## east
// ram_tester
module ram_tester
#(
     parameter AXI_ID           = 0
)
(
     input          clk_i
    ,input          rst_i
    ,input          cfg_awvalid_i
    ,input  [31:0]  cfg_awaddr_i
    ,input          cfg_wvalid_i
    ,input  [31:0]  cfg_wdata_i
    ,input  [3:0]   cfg_wstrb_i
    ,input          cfg_bready_i
    ,input          cfg_arvalid_i
    ,input  [31:0]  cfg_araddr_i
    ,input          cfg_rready_i
    ,input          outport_awready_i
    ,input          outport_wready_i
    ,input          outport_bvalid_i
    ,input  [1:0]   outport_bresp_i
    ,input  [3:0]   outport_bid_i
    ,input          outport_arready_i
    ,input          outport_rvalid_i
    ,input  [31:0]  outport_rdata_i
    ,input  [1:0]   outport_rresp_i
    ,input  [3:0]   outport_rid_i
    ,input          outport_rlast_i
    ,output         cfg_awready_o
    ,output         cfg_wready_o
    ,output         cfg_bvalid_o
    ,output [1:0]   cfg_bresp_o
    ,output         cfg_arready_o
    ,output         cfg_rvalid_o
    ,output [31:0]  cfg_rdata_o
    ,output [1:0]   cfg_rresp_o
    ,output         outport_awvalid_o
    ,output [31:0]  outport_awaddr_o
    ,output [3:0]   outport_awid_o
    ,output [7:0]   outport_awlen_o
    ,output [1:0]   outport_awburst_o
    ,output         outport_wvalid_o
    ,output [31:0]  outport_wdata_o
    ,output [3:0]   outport_wstrb_o
    ,output         outport_wlast_o
    ,output         outport_bready_o
    ,output         outport_arvalid_o
    ,output [31:0]  outport_araddr_o
    ,output [3:0]   outport_arid_o
    ,output [7:0]   outport_arlen_o
    ,output [1:0]   outport_arburst_o
  ...
==> flow/config.mk <==
export PLATFORM = sky130hd
export DESIGN_NAME = ram_tester
export DESIGN_NICKNAME = ram_tester
export VERILOG_FILES = /design/flow/design.v
export SDC_FILE = /design/flow/constraint.sdc
export NUM_CORES = 4
export LEC_CHECK = 0
export CAP_MARGIN = 5
export CELL_PAD_IN_SITES_DETAIL_PLACEMENT = 1
export CELL_PAD_IN_SITES_GLOBAL_PLACEMENT = 1
export CORE_ASPECT_RATIO = 1.3
export CORE_MARGIN = 6
export CORE_UTILIZATION = 37
export CTS_CLUSTER_DIAMETER = 73
export GPL_ROUTABILITY_DRIVEN = 1
export GPL_TIMING_DRIVEN = 1
export MAX_ROUTING_LAYER = met5
export MIN_ROUTING_LAYER = met1
export PLACE_DENSITY = 0.42
export SLEW_MARGIN = 40
export TNS_END_PERCENT = 20
==> flow/constraint.sdc <==
create_clock -name core_clock -period 6.5 [get_ports {clk_i}]
set_input_delay 1.3000 -clock core_clock [delete_from_list [all_inputs] [get_ports {clk_i}]]
set_output_delay 1.3000 -clock core_clock [all_outputs]
set_load 0.01 [all_outputs]
run.sh (not shown) runs the stock make flow with config.mk's settings and CLKGATE_MAP_FILE=.
Modified inputs, middle compared to east
- GPL_ROUTABILITY_DRIVEN no longer set, was 1
- CTS_CLUSTER_DIAMETER no longer set, was 73
- TNS_END_PERCENT no longer set, was 20
- MIN_ROUTING_LAYER no longer set, was met1
- CORE_ASPECT_RATIO no longer set, was 1.3
- CTS_CLUSTER_SIZE now 41, previously not set
- CORE_UTILIZATION now 72, was 37
- CORE_MARGIN now 2, was 6
- MAX_ROUTING_LAYER no longer set, was met5
- SLEW_MARGIN now 20, was 40
- CELL_PAD_IN_SITES_DETAIL_PLACEMENT no longer set, was 1
- GPL_TIMING_DRIVEN no longer set, was 1
- ABC_AREA now 1, previously not set
- PLACE_DENSITY now 0.65, was 0.42
- CELL_PAD_IN_SITES_GLOBAL_PLACEMENT no longer set, was 1
- SETUP_SLACK_MARGIN now -0.38, previously not set
- the clock period (ns, I/O delays scaled along) now 5.27, was 6.5
==> results <==
Final checks on middle, whose flow otherwise completed, came back failing, citing setup timing.
Re cell count in the Yosys report: middle is 26% up on east.
Of the two values seen for highest metal layer with signal wires, met5 was produced by middle and met4 by east.
The post-layout instance area of east and that of middle are within noise of each other.
Between middle and east, it is middle whose number of cells after detailed placement is higher, by 4.0%.
| switching component of the power | middle vs east | about 7% higher |
Re critical path depth: middle and east aren't equal, and the lower value belongs to east.
east ended up with current_addr_q[13]$_DFFE_PP0P_ as its start point of the critical path; middle ended up with ram_test_end_addr_q[3]$_DFFE_PP0P_.
Largest non-sequential cell family by area: simple AND/OR/NAND/NOR gates -> middle, AND-OR/OR-AND gates -> east

ram_tester again, from the RTL that the note above started with.
make LEC_CHECK=0 CAP_MARGIN=10 CORE_MARGIN=2 CORE_UTILIZATION=72 CTS_CLUSTER_DIAMETER=357 CTS_CLUSTER_SIZE=31 PLACE_DENSITY=0.65 SETUP_SLACK_MARGIN=1.22 SLEW_MARGIN=20 finish   # period 4.98 ns
The first run died in global routing.
Rerun with:
==> flow/config.mk (replaced) <==
export PLATFORM = sky130hd
export DESIGN_NAME = ram_tester
export DESIGN_NICKNAME = ram_tester
export VERILOG_FILES = /design/flow/design.v
export SDC_FILE = /design/flow/constraint.sdc
export NUM_CORES = 4
export LEC_CHECK = 0
export CAP_MARGIN = 35
export CORE_MARGIN = 2
export CORE_UTILIZATION = 40
export GPL_TIMING_DRIVEN = 0
export SETUP_SLACK_MARGIN = 2.12
export SLEW_MARGIN = 20
==> flow/constraint.sdc (replaced) <==
create_clock -name core_clock -period 10.0 [get_ports {clk_i}]
set_input_delay 2.0000 -clock core_clock [delete_from_list [all_inputs] [get_ports {clk_i}]]
set_output_delay 2.0000 -clock core_clock [all_outputs]
set_load 0.01 [all_outputs]
Now the flow ran to the end with no violations.
Area after synthesis stays the same.
Die area went up by 79%.
Synthesized cell count is unchanged.

ram_tester again, from the RTL that the note above started with.
clock: 5.74 ns
lec_check: 0
cap_margin: 20
cell_pad_in_sites_global_placement: 0
core_margin: 2
core_utilization: 70
cts_cluster_diameter: 73
min_routing_layer: met1
slew_margin: 10
tns_end_percent: 75
The baseline ran to the end with violations: negative setup slack.
Edit:
- CELL_PAD_IN_SITES_GLOBAL_PLACEMENT: 0 -> default
- CORE_UTILIZATION: 70 -> 57
- CTS_CLUSTER_DIAMETER: 73 -> default
- MIN_ROUTING_LAYER: met1 -> default
- SLEW_MARGIN: 10 -> 20
- TNS_END_PERCENT: 75 -> default
- clock period: 5.74 -> 5.32 ns (I/O delays scaled with it)
Effect:
- The changed run finished but fails on negative setup slack
- routed wire length rose slightly
- final cell count rose by a few percent
- hold slack is about the same
- count of clock-buffer cells in the layout rose by 21
Edit:
- CORE_UTILIZATION: 57 -> 40
- clock period: 5.32 -> 6.26 ns (I/O delays scaled with it)
The changed run reached the layout checks and failed them: negative setup slack.
Non-clock buffer count drops by 78.
Count of clock-buffer cells in the layout falls by 1.
Routed wire length came out higher by about 1.2%.
Total power came out lower by 17%.
Synthesized area stays the same.
Power and IR drop assume default switching activity.
